== v12 ==
// solution
module solution (
    input clk,
    input rst,
    input row_valid,
    input [281:0] row_data,
    output reg [63:0] splitters_hit,
    output reg done
);
    localparam WIDTH = 141;
    localparam HEIGHT = 142;
    localparam ROW_BITS = 282;
    reg [31:0] y;
    reg [WIDTH-1:0] active_mask;
    reg [ROW_BITS-1:0] current_row_data;
    wire [WIDTH-1:0] next_active;
    wire [15:0]      row_hit_count;  
    genvar i;
    wire [WIDTH-1:0] effective_active;
    wire [WIDTH-1:0] is_split;
    wire [WIDTH-1:0] beam_throwing_left;  
    wire [WIDTH-1:0] beam_throwing_right;  
    wire [WIDTH-1:0] beam_passing_down;    
    generate
        for (i=0; i<WIDTH; i=i+1) begin : cells
            wire [1:0] code = current_row_data[2*i+1 : 2*i];
            assign is_split[i] = (code == 2'd1);
            wire is_source = (code == 2'd2);
            assign effective_active[i] = active_mask[i] | is_source;
            assign beam_throwing_left[i]  = effective_active[i] & is_split[i];
            assign beam_throwing_right[i] = effective_active[i] & is_split[i];
            assign beam_passing_down[i]   = effective_active[i] & (~is_split[i]);
        end
    endgenerate
    generate
        for (i=0; i<WIDTH; i=i+1) begin : routing
            wire from_left;
            wire from_right;
            wire from_up;
            if (i == 0) assign from_left = 0;
            else assign from_left = beam_throwing_right[i-1];  
            if (i == WIDTH-1) assign from_right = 0;
            else assign from_right = beam_throwing_left[i+1];  
            assign from_up = beam_passing_down[i];
            assign next_active[i] = from_left | from_right | from_up;
        end
    endgenerate
    reg [15:0] pop_count;
    integer k;
    always @(*) begin
        pop_count = 0;
        for (k=0; k<WIDTH; k=k+1) begin
            if (effective_active[k] && is_split[k]) begin
                pop_count = pop_count + 1;
            end
        end
    end
    always @(posedge clk) begin
        if (rst) begin
            y <= 0;
            active_mask <= 0;
            splitters_hit <= 0;
            done <= 0;
        end else begin
            if (!done && row_valid) begin
                splitters_hit <= splitters_hit + pop_count;
                active_mask <= next_active;
                if (y == HEIGHT - 1) begin
                    done <= 1;
  ...
Size: about 11,000 cells after synthesis, ~240 flip-flops, ~350 I/O pins.
==> flow/config.mk <==
export PLATFORM = sky130hd
export DESIGN_NAME = solution
export DESIGN_NICKNAME = solution
export VERILOG_FILES = /design/flow/design.v
export SDC_FILE = /design/flow/constraint.sdc
export NUM_CORES = 4
export LEC_CHECK = 0
export ABC_AREA = 1
export CAP_MARGIN = 20
export CORE_MARGIN = 2
export CORE_UTILIZATION = 58
export CTS_CLUSTER_DIAMETER = 247
export SLEW_MARGIN = 20
export TNS_END_PERCENT = 5
==> flow/constraint.sdc <==
create_clock -name core_clock -period 66.9 [get_ports {clk}]
set_input_delay 13.3800 -clock core_clock [delete_from_list [all_inputs] [get_ports {clk}]]
set_output_delay 13.3800 -clock core_clock [all_outputs]
set_load 0.01 [all_outputs]
run.sh (not shown) runs the stock make flow with config.mk's settings and CLKGATE_MAP_FILE=.
Status v12: flow complete, layout not clean - negative setup slack
Relative to v12, the following input files were edited for v27:
Settings: CTS_CLUSTER_DIAMETER changed from 247 to 78; CORE_UTILIZATION changed from 58 to 71; CORE_ASPECT_RATIO newly set to 1.1; PLACE_DENSITY newly set to 0.8; HOLD_SLACK_MARGIN newly set to 0.22; MIN_ROUTING_LAYER newly set to met2; TNS_END_PERCENT changed from 5 to 70; CTS_CLUSTER_SIZE newly set to 74; the clock period (ns, I/O delays scaled along) changed from 66.9 to 95.0.
==> results <==
- In the summary table, v27 is marked failed, with error GRT-0232 raised in global routing (5_1_grt).
- Of v27 and v12, the run reporting the higher number of placement rows was v12.
- Compared with v12, v27 shows a estimated wirelength of the detail-placed design that is about 1% higher.
- The maximum level of the CTS H-tree reported for v27 is smaller than that of v12 by 1.
- Changes observed in v27 relative to v12: total placed cells including tap cells lower; post-synthesis area per instance roughly the same; floorplan core density higher; die size lower.
- When v27 is measured against v12, its vertical die dimension turns out 5.1% lower.
- Post-cts sizing count of v27 exceeds that of v12 by more than a quarter.
### v27 -> v46
Settings: HOLD_SLACK_MARGIN no longer set, was 0.22; CORE_UTILIZATION now 40, was 71; ABC_AREA no longer set, was 1; CORE_ASPECT_RATIO no longer set, was 1.1; TNS_END_PERCENT no longer set, was 70; CTS_CLUSTER_SIZE no longer set, was 74; CTS_CLUSTER_DIAMETER no longer set, was 78; MIN_ROUTING_LAYER no longer set, was met2; PLACE_DENSITY no longer set, was 0.8; the clock period (ns, I/O delays scaled along) now 100.0, was 95.0.
## What came out
v46 completed; timing, DRC and antenna clean. Compared with v27, v46 shows a lower post-placement cell count. v46 against v27: synthesized area now larger; initial core utilization moved down. Looking at post-synthesis chip area from yosys, v46 sits about 2.3% above v27. Looking only at die size, and setting everything else aside, the higher value of v46 and v27 goes to v46. Synthesized cell count: v46 vs v27 down 2,709.
## Diff of input files: v7 against v46
Settings: CORE_UTILIZATION: 40 -> 70; ABC_AREA: unset -> 1; PLACE_DENSITY: unset -> 0.66; SETUP_SLACK_MARGIN: unset -> 3.12; TNS_END_PERCENT: unset -> 5; the clock period (ns, I/O delays scaled along): 100.0 -> 85.8.
Results
v7: complete, dirty (negative setup slack)
Looking at critical path launch point, the row_data[0] result is from v46; the row_data[3] one comes from v7.
Setup slack: v7 less than v46
Die area, v7 vs v46: down by more than a quarter
v7 vs. v46: global-route wire length before repair down about 5%; initial antenna violation count increased 10; met1 layer wirelength in the final routing now sits lower.
